==> inputs of trial 52 <==
// cordic
module cordic 	(input op_mode,
		input [15:0] x_coordinate,
		input [15:0] y_coordinate,
		input [15:0] rotate_amount,
		input clock,
		input reset,
		output reg [15:0] x_or_phase_out,
		output reg [15:0] y_or_size_out
		);
		reg [15:0] x_in;
		reg [15:0] y_in;
		reg [15:0] z_in;
		reg mode_in;
		wire [15:0] connections_x [7:0];
		wire [15:0] connections_y [7:0];
		wire [15:0] connections_z [7:0];
		wire connections_mode [7:0];
		wire [2:0] connections_stage [7:0];
		wire [15:0] outx;
		wire [15:0] outy;
		wire [15:0] outz;
		wire [32:0] holderx;
		wire [14:0] divx;
		wire [14:0] divy;
		wire [32:0] holdery;
		assign outx = connections_x[7];
		assign outy = connections_y[7];
		assign outz = connections_z[7];
		assign holderx = outx[14:0];
		assign divx = (holderx << 8) / 15'b00000001_10100101;
		assign holdery = outy[14:0];
		assign divy = (holdery << 8) / 15'b00000001_10100101;
		always @(posedge clock or negedge reset)
		begin
			if (~reset)
			begin
				x_in <= 0;
				y_in <= 0;
				z_in <= 0;
				x_or_phase_out <= 0;
				y_or_size_out <= 0;
			end
			else
			begin
				mode_in <= op_mode;
				if (connections_mode[7] == 0)
				begin
					x_or_phase_out <= {outx[15], divx};
					y_or_size_out <= {outy[15], divy};
				end
				else
				begin
					y_or_size_out <= {outx[15], divx};
					x_or_phase_out <= outz;
				end
				if(op_mode == 0)
				begin
					if (rotate_amount[14:0] <= (15'b0000011_00100100 >> 1))
					begin
						z_in <= rotate_amount;
						x_in <= x_coordinate;
						y_in <= y_coordinate;
  ...
==> flow/config.mk <==
export PLATFORM = sky130hd
export DESIGN_NAME = cordic
export DESIGN_NICKNAME = cordic
export VERILOG_FILES = /design/flow/design.v
export SDC_FILE = /design/flow/constraint.sdc
export NUM_CORES = 4
export LEC_CHECK = 0
export ABC_AREA = 1
export CAP_MARGIN = 0
export CORE_MARGIN = 2
export CORE_UTILIZATION = 72
export CTS_CLUSTER_DIAMETER = 263
export CTS_CLUSTER_SIZE = 72
export PLACE_DENSITY_LB_ADDON = 0.01
export SETUP_SLACK_MARGIN = 1.14
export SLEW_MARGIN = 20
==> flow/constraint.sdc <==
create_clock -name core_clock -period 3.93 [get_ports {clock}]
set_input_delay 0.7860 -clock core_clock [delete_from_list [all_inputs] [get_ports {clock}]]
set_output_delay 0.7860 -clock core_clock [all_outputs]
set_load 0.01 [all_outputs]
run.sh (not shown) runs the stock make flow with config.mk's settings and CLKGATE_MAP_FILE=.
==> build 9: changes against trial 52 <==
- CAP_MARGIN: 0 -> 15
- CORE_ASPECT_RATIO: default -> 1.1
- CTS_CLUSTER_DIAMETER: 263 -> 196
- CTS_CLUSTER_SIZE: 72 -> default
- GPL_ROUTABILITY_DRIVEN: default -> 1
- HOLD_SLACK_MARGIN: default -> -0.08
- MAX_ROUTING_LAYER: default -> met4
- MIN_ROUTING_LAYER: default -> met1
- PLACE_DENSITY_LB_ADDON: 0.01 -> default
- SETUP_SLACK_MARGIN: 1.14 -> -0.59
- SLEW_MARGIN: 20 -> 10
==> flow/constraint.sdc (replaced) <==
create_clock -name core_clock -period 10.3 [get_ports {clock}]
set_input_delay 2.0600 -clock core_clock [delete_from_list [all_inputs] [get_ports {clock}]]
set_output_delay 2.0600 -clock core_clock [all_outputs]
set_load 0.01 [all_outputs]
==> notes <==
Build 9 died in global routing (5_1_grt). Trial 52 ended with an error in global routing (5_1_grt) with GRT-0232. In synthesized cell count, trial 52 and build 9 do not differ. Die size is about the same in trial 52 and build 9. In area after synthesis, trial 52 and build 9 do not differ.
==> figures <==
item                                                                                     trial 52                   build 9
Weighted congestion reported at the end of routability-driven placement                      1.11                      1.12
Core Region                                                                            80,300 µm²                80,200 µm²
Width of the die                                                                           288 µm                    275 µm
Total of cells resized after clock tree synthesis                                             598                       162
Num rows                                                                                      104                       109
Total placed instance area                                                             67,100 µm²                65,100 µm²
Half-perimeter wire length of the detailed placement result                            148,000 µm                142,000 µm
Pre-CTS WS                                                                               -7340 ps                  -1350 ps
Die footprint                                                                          83,100 µm²                83,100 µm²
Status                                                                     stopped before the end    stopped before the end
Last stage reached                                                       global routing (5_1_grt)  global routing (5_1_grt)
Cells after DPL                                                                            10,500                    10,300
Height of the chip                                                                         288 µm                    302 µm

==> sierra: inputs <==
==> flow/design.v <==
module cordic_stage 	(input [15:0] x,
			input [15:0] y,
			input [15:0]z,
			input mode,
			input reset,
			input clock,
			input [2:0] stage,
			output reg [15:0] x_out,
			output reg [15:0] y_out,
			output reg [15:0] z_out,
			output reg mode_out,
			output [2:0] stage_out);
		reg [15:0] atan;
		always @*
		begin
			case (stage) 
				3'b000 : atan = 16'b0_0000000_11001001;
				3'b001 : atan = 16'b0_0000000_01110110;
				3'b010 : atan = 16'b0_0000000_00111110;
				3'b011 : atan = 16'b0_0000000_00011111;
				3'b100 : atan = 16'b0_0000000_00001111;
				3'b101 : atan = 16'b0_0000000_00000111;
				3'b110 : atan = 16'b0_0000000_00000011;
				3'b111 : atan = 16'b0_0000000_00000001;
			endcase
		end
		assign stage_out = stage + 1;
		always @(posedge clock or negedge reset)
		begin
			if (~reset)
			begin
				x_out <= 0;
				y_out <= 0;
				z_out <= 0;
				mode_out <= 0;
			end
			else
			begin
				mode_out <= mode;
				if (mode == 0)
				begin
					if (z[15] == 0)
					begin
						case (x[15]^y[15])
							1'b0 : x_out <= (x[14:0] > (y[14:0] >> stage) ) ? 
									{x[15], x[14:0] - (y[14:0] >> stage)} :
									{~x[15],(y[14:0] >> stage) - x[14:0]}; 
							1'b1 : x_out <= {x[15], x[14:0] + (y[14:0] >> stage)};
						endcase
						case (x[15]^y[15])
							1'b1 : y_out <= (y[14:0] > (x[14:0] >> stage) ) ? 
									{y[15], y[14:0] - (x[14:0] >> stage)} :
									{~y[15],(x[14:0] >> stage) - y[14:0]}; 
							1'b0 : y_out <= {y[15], y[14:0] + (x[14:0] >> stage)};
						endcase
						z_out <= (z[14:0] > atan[14:0]) ? z - atan : {~z[15],atan[14:0] - z[14:0]};
					end
					else
					begin
						case (x[15]^y[15])
							1'b1 : x_out <= (x[14:0] > (y[14:0] >> stage) ) ? 
									{x[15], x[14:0] - (y[14:0] >> stage)} :
									{~x[15],(y[14:0] >> stage) - x[14:0]};
							1'b0 : x_out <= {x[15], x[14:0] + (y[14:0] >> stage)};
						endcase
						case (x[15]^y[15])
							1'b0 : y_out <= (y[14:0] > (x[14:0] >> stage) ) ? 
									{y[15], y[14:0] - (x[14:0] >> stage)} :
									{~y[15],(x[14:0] >> stage) - y[14:0]};
							1'b1 : y_out <= {y[15], y[14:0] + (x[14:0] >> stage)};
						endcase
						z_out <= (z[14:0] > atan[14:0]) ? z - atan : {~z[15],atan[14:0] - z[14:0]};
					end
				end
				else
				begin
					if (y[15] == 1)
					begin
						case (x[15]^y[15])
							1'b0 : x_out <= (x[14:0] > (y[14:0] >> stage) ) ? 
									{x[15], x[14:0] - (y[14:0] >> stage)} :
									{~x[15],(y[14:0] >> stage) - x[14:0]};
							1'b1 : x_out <= {x[15], x[14:0] + (y[14:0] >> stage)};
						endcase
						case (x[15]^y[15])
							1'b1 : y_out <= (y[14:0] > (x[14:0] >> stage) ) ? 
									{y[15], y[14:0] - (x[14:0] >> stage)} :
									{~y[15],(x[14:0] >> stage) - y[14:0]}; 
							1'b0 : y_out <= {y[15], y[14:0] + (x[14:0] >> stage)};
						endcase
						case (z[15])
							1'b0 : z_out <= (z[14:0] > atan[14:0]) ? 
									{z[15], z[14:0] - atan[14:0]} :
									{~z[15],atan[14:0] - z[14:0]};
							1'b1 : z_out <= {z[15], z[14:0] + atan[14:0]};
						endcase
					end
					else
					begin
						case (x[15]^y[15])
							1'b1 : x_out <= (x[14:0] > (y[14:0] >> stage) ) ? 
									{x[15], x[14:0] - (y[14:0] >> stage)} :
									{~x[15],(y[14:0] >> stage) - x[14:0]};
							1'b0 : x_out <= {x[15], x[14:0] + (y[14:0] >> stage)};
						endcase
						case (x[15]^y[15])
							1'b0 : y_out <= (y[14:0] > (x[14:0] >> stage) ) ? 
									{y[15], y[14:0] - (x[14:0] >> stage)} :
									{~y[15],(x[14:0] >> stage) - y[14:0]};
							1'b1 : y_out <= {y[15], y[14:0] + (x[14:0] >> stage)};
						endcase
						case (z[15])
							1'b1 : z_out <= (z[14:0] > atan[14:0]) ? 
									{z[15], z[14:0] - atan[14:0]} :
									{~z[15],atan[14:0] - z[14:0]}; 
							1'b0 : z_out <= {z[15], z[14:0] + atan[14:0]};
						endcase
					end
				end
			end
		end
endmodule
module cordic 	(input op_mode,
		input [15:0] x_coordinate,
		input [15:0] y_coordinate,
		input [15:0] rotate_amount,
		input clock,
		input reset,
		output reg [15:0] x_or_phase_out,
		output reg [15:0] y_or_size_out
		);
		reg [15:0] x_in;
		reg [15:0] y_in;
		reg [15:0] z_in;
		reg mode_in;
		wire [15:0] connections_x [7:0];
		wire [15:0] connections_y [7:0];
		wire [15:0] connections_z [7:0];
		wire connections_mode [7:0];
		wire [2:0] connections_stage [7:0];
		wire [15:0] outx;
		wire [15:0] outy;
		wire [15:0] outz;
		wire [32:0] holderx;
		wire [14:0] divx;
		wire [14:0] divy;
		wire [32:0] holdery;
		assign outx = connections_x[7];
		assign outy = connections_y[7];
		assign outz = connections_z[7];
		assign holderx = outx[14:0];
		assign divx = (holderx << 8) / 15'b00000001_10100101;
		assign holdery = outy[14:0];
		assign divy = (holdery << 8) / 15'b00000001_10100101;
		always @(posedge clock or negedge reset)
		begin
			if (~reset)
			begin
				x_in <= 0;
				y_in <= 0;
				z_in <= 0;
				x_or_phase_out <= 0;
				y_or_size_out <= 0;
			end
			else
			begin
				mode_in <= op_mode;
				if (connections_mode[7] == 0)
				begin
					x_or_phase_out <= {outx[15], divx};
					y_or_size_out <= {outy[15], divy};
				end
				else
				begin
					y_or_size_out <= {outx[15], divx};
					x_or_phase_out <= outz;
				end
				if(op_mode == 0)
				begin
					if (rotate_amount[14:0] <= (15'b0000011_00100100 >> 1))
					begin
						z_in <= rotate_amount;
						x_in <= x_coordinate;
						y_in <= y_coordinate;
					end
					else
					begin
						if (rotate_amount[15] == 1)
						begin
							x_in <= y_coordinate;
							y_in <= {~x_coordinate[15],x_coordinate[14:0]};
							z_in <= {rotate_amount[15],rotate_amount[14:0] - (15'b0000011_00100100 >> 1)};
						end
						else
						begin
							y_in <= x_coordinate;
							x_in <= {~y_coordinate[15],y_coordinate[14:0]};
							z_in <= rotate_amount - (16'b0_0000011_00100100>>1);
						end
					end
				end
				else
				begin
					if (x_coordinate[15] == 0)
					begin
						z_in <= 0;
						x_in <= x_coordinate;
						y_in <= y_coordinate;
					end
					else
					begin
						if (y_coordinate[15] == 0)
						begin
							x_in <= y_coordinate;
							y_in <= {~x_coordinate[15],x_coordinate[14:0]};
							z_in <= (16'b0_0000011_00100100 >> 1);
						end
						else
						begin
							y_in <= x_coordinate;
							x_in <= {~y_coordinate[15],y_coordinate[14:0]};
							z_in <= 16'b1_0000001_10010010;  
						end
					end
				end
			end
		end
		wire [2:0] gnd;
		assign gnd = 0;
		cordic_stage s0 (x_in, y_in, z_in, mode_in, reset, clock, gnd,
				 connections_x[0], connections_y[0], connections_z[0], connections_mode[0], connections_stage[0]);
		genvar i;
		generate
			for (i = 1; i < 8; i = i + 1) begin : stages
				cordic_stage  s0 (connections_x[i - 1],
							connections_y[i - 1],
							connections_z[i - 1],
							connections_mode[i - 1],
							reset,
							clock,
							connections_stage[i - 1],
							connections_x[i], 
							connections_y[i],
							connections_z[i],
							connections_mode[i],
							connections_stage[i]);
			end
		endgenerate
endmodule
==> flow/run.sh <==
#!/bin/bash
# the make line also repeats each setting of config.mk as NAME=value (left out here)
make -C /OpenROAD-flow-scripts/flow DESIGN_CONFIG=/design/flow/config.mk WORK_HOME=/design/flow/orfs CLKGATE_MAP_FILE= finish
==> flow/config.mk <==
export PLATFORM = sky130hd
export DESIGN_NAME = cordic
export DESIGN_NICKNAME = cordic
export VERILOG_FILES = /design/flow/design.v
export SDC_FILE = /design/flow/constraint.sdc
export NUM_CORES = 4
export LEC_CHECK = 0
export ABC_AREA = 1
export CAP_MARGIN = 15
export CORE_ASPECT_RATIO = 1.1
export CORE_MARGIN = 2
export CORE_UTILIZATION = 71
export CTS_CLUSTER_DIAMETER = 196
export GPL_ROUTABILITY_DRIVEN = 1
export MAX_ROUTING_LAYER = met4
export MIN_ROUTING_LAYER = met1
export PLACE_DENSITY_LB_ADDON = 0.07
export SETUP_SLACK_MARGIN = -0.59
export SLEW_MARGIN = 10
==> flow/constraint.sdc <==
create_clock -name core_clock -period 10.3 [get_ports {clock}]
set_input_delay 2.0600 -clock core_clock [delete_from_list [all_inputs] [get_ports {clock}]]
set_output_delay 2.0600 -clock core_clock [all_outputs]
set_load 0.01 [all_outputs]
==> yarrow: changes against sierra <==
Settings changed: CAP_MARGIN 15 to 20, CORE_ASPECT_RATIO 1.1 to default, CORE_UTILIZATION 71 to 66, CTS_CLUSTER_DIAMETER 196 to default, GPL_ROUTABILITY_DRIVEN 1 to default, MIN_ROUTING_LAYER met1 to default, PLACE_DENSITY_LB_ADDON 0.07 to default, SETUP_SLACK_MARGIN -0.59 to default, SLEW_MARGIN 10 to 20.
==> flow/constraint.sdc (replaced) <==
create_clock -name core_clock -period 10.8 [get_ports {clock}]
set_input_delay 2.1600 -clock core_clock [delete_from_list [all_inputs] [get_ports {clock}]]
set_output_delay 2.1600 -clock core_clock [all_outputs]
set_load 0.01 [all_outputs]
==> umber: changes against sierra <==
Settings changed: CAP_MARGIN 15 to 20, CORE_ASPECT_RATIO 1.1 to default, CORE_UTILIZATION 71 to 40, CTS_CLUSTER_DIAMETER 196 to default, GPL_ROUTABILITY_DRIVEN 1 to default, MAX_ROUTING_LAYER met4 to default, MIN_ROUTING_LAYER met1 to default, PLACE_DENSITY_LB_ADDON 0.07 to default, SETUP_SLACK_MARGIN -0.59 to default, SLEW_MARGIN 10 to 20.
==> flow/constraint.sdc (replaced) <==
create_clock -name core_clock -period 13.8 [get_ports {clock}]
set_input_delay 2.7600 -clock core_clock [delete_from_list [all_inputs] [get_ports {clock}]]
set_output_delay 2.7600 -clock core_clock [all_outputs]
set_load 0.01 [all_outputs]
==> results <==
| quantity | yarrow | sierra | umber |
|---|---|---|---|
| Run status | complete, but fails checks | complete, but fails checks | finished clean |
| Reasons for failing layout checks | max-capacitance violations, max-slew violations, negative setup slack | negative setup slack | - |
| Critical Path Stages | 102 | 101 | 101 |
| Cell with the biggest individual delay on the critical path | sky130_fd_sc_hd__a31oi_1 | sky130_fd_sc_hd__dfrtp_1 | sky130_fd_sc_hd__dfrtp_1 |
| Post-Place Cells | 10400 | 10400 | 10500 |
| Hpwl dp | 144 mm | 143 mm | 140 mm |
| Slew headroom | -30.6% | 15.8% | 29.0% |
| First-iteration detailed-routing DRC count | 8872 | 8443 | 4024 |
| RR Startpoint | stages[7].s0.x_out[6]$_DFF_PN0_ | stages[7].s0.x_out[12]$_DFF_PN0_ | stages[7].s0.x_out[6]$_DFF_PN0_ |
| Slew Limit Fails | 3 | 0 | 0 |
| Worst slew pin tran | 1.94 ns | 1.26 ns | 1.06 ns |
| Share of the core filled with cells in the final layout | 81.6% | 85.5% | 43.8% |
| CTS-repair resized insts | 184 | 66 | 0 |
| Via count of the routed design | 66800 | 66500 | 56600 |
| Multi-input combinational cell area | 43200 µm² | 42100 µm² | 40500 µm² |
| Post-detailed-route via-to-cell ratio | 6.24 | 6.27 | 5.32 |
| Shortest clock period the worst path allows after layout | 13.92 ns | 12.14 ns | 12.49 ns |
| Setup repair after global routing missed its margin | yes | yes | - |
| Final hold slack | 0.445 ns | 0.446 ns | 0.443 ns |
| TNS Setup | -17.30 ns | -8.47 ns | 0 ns |
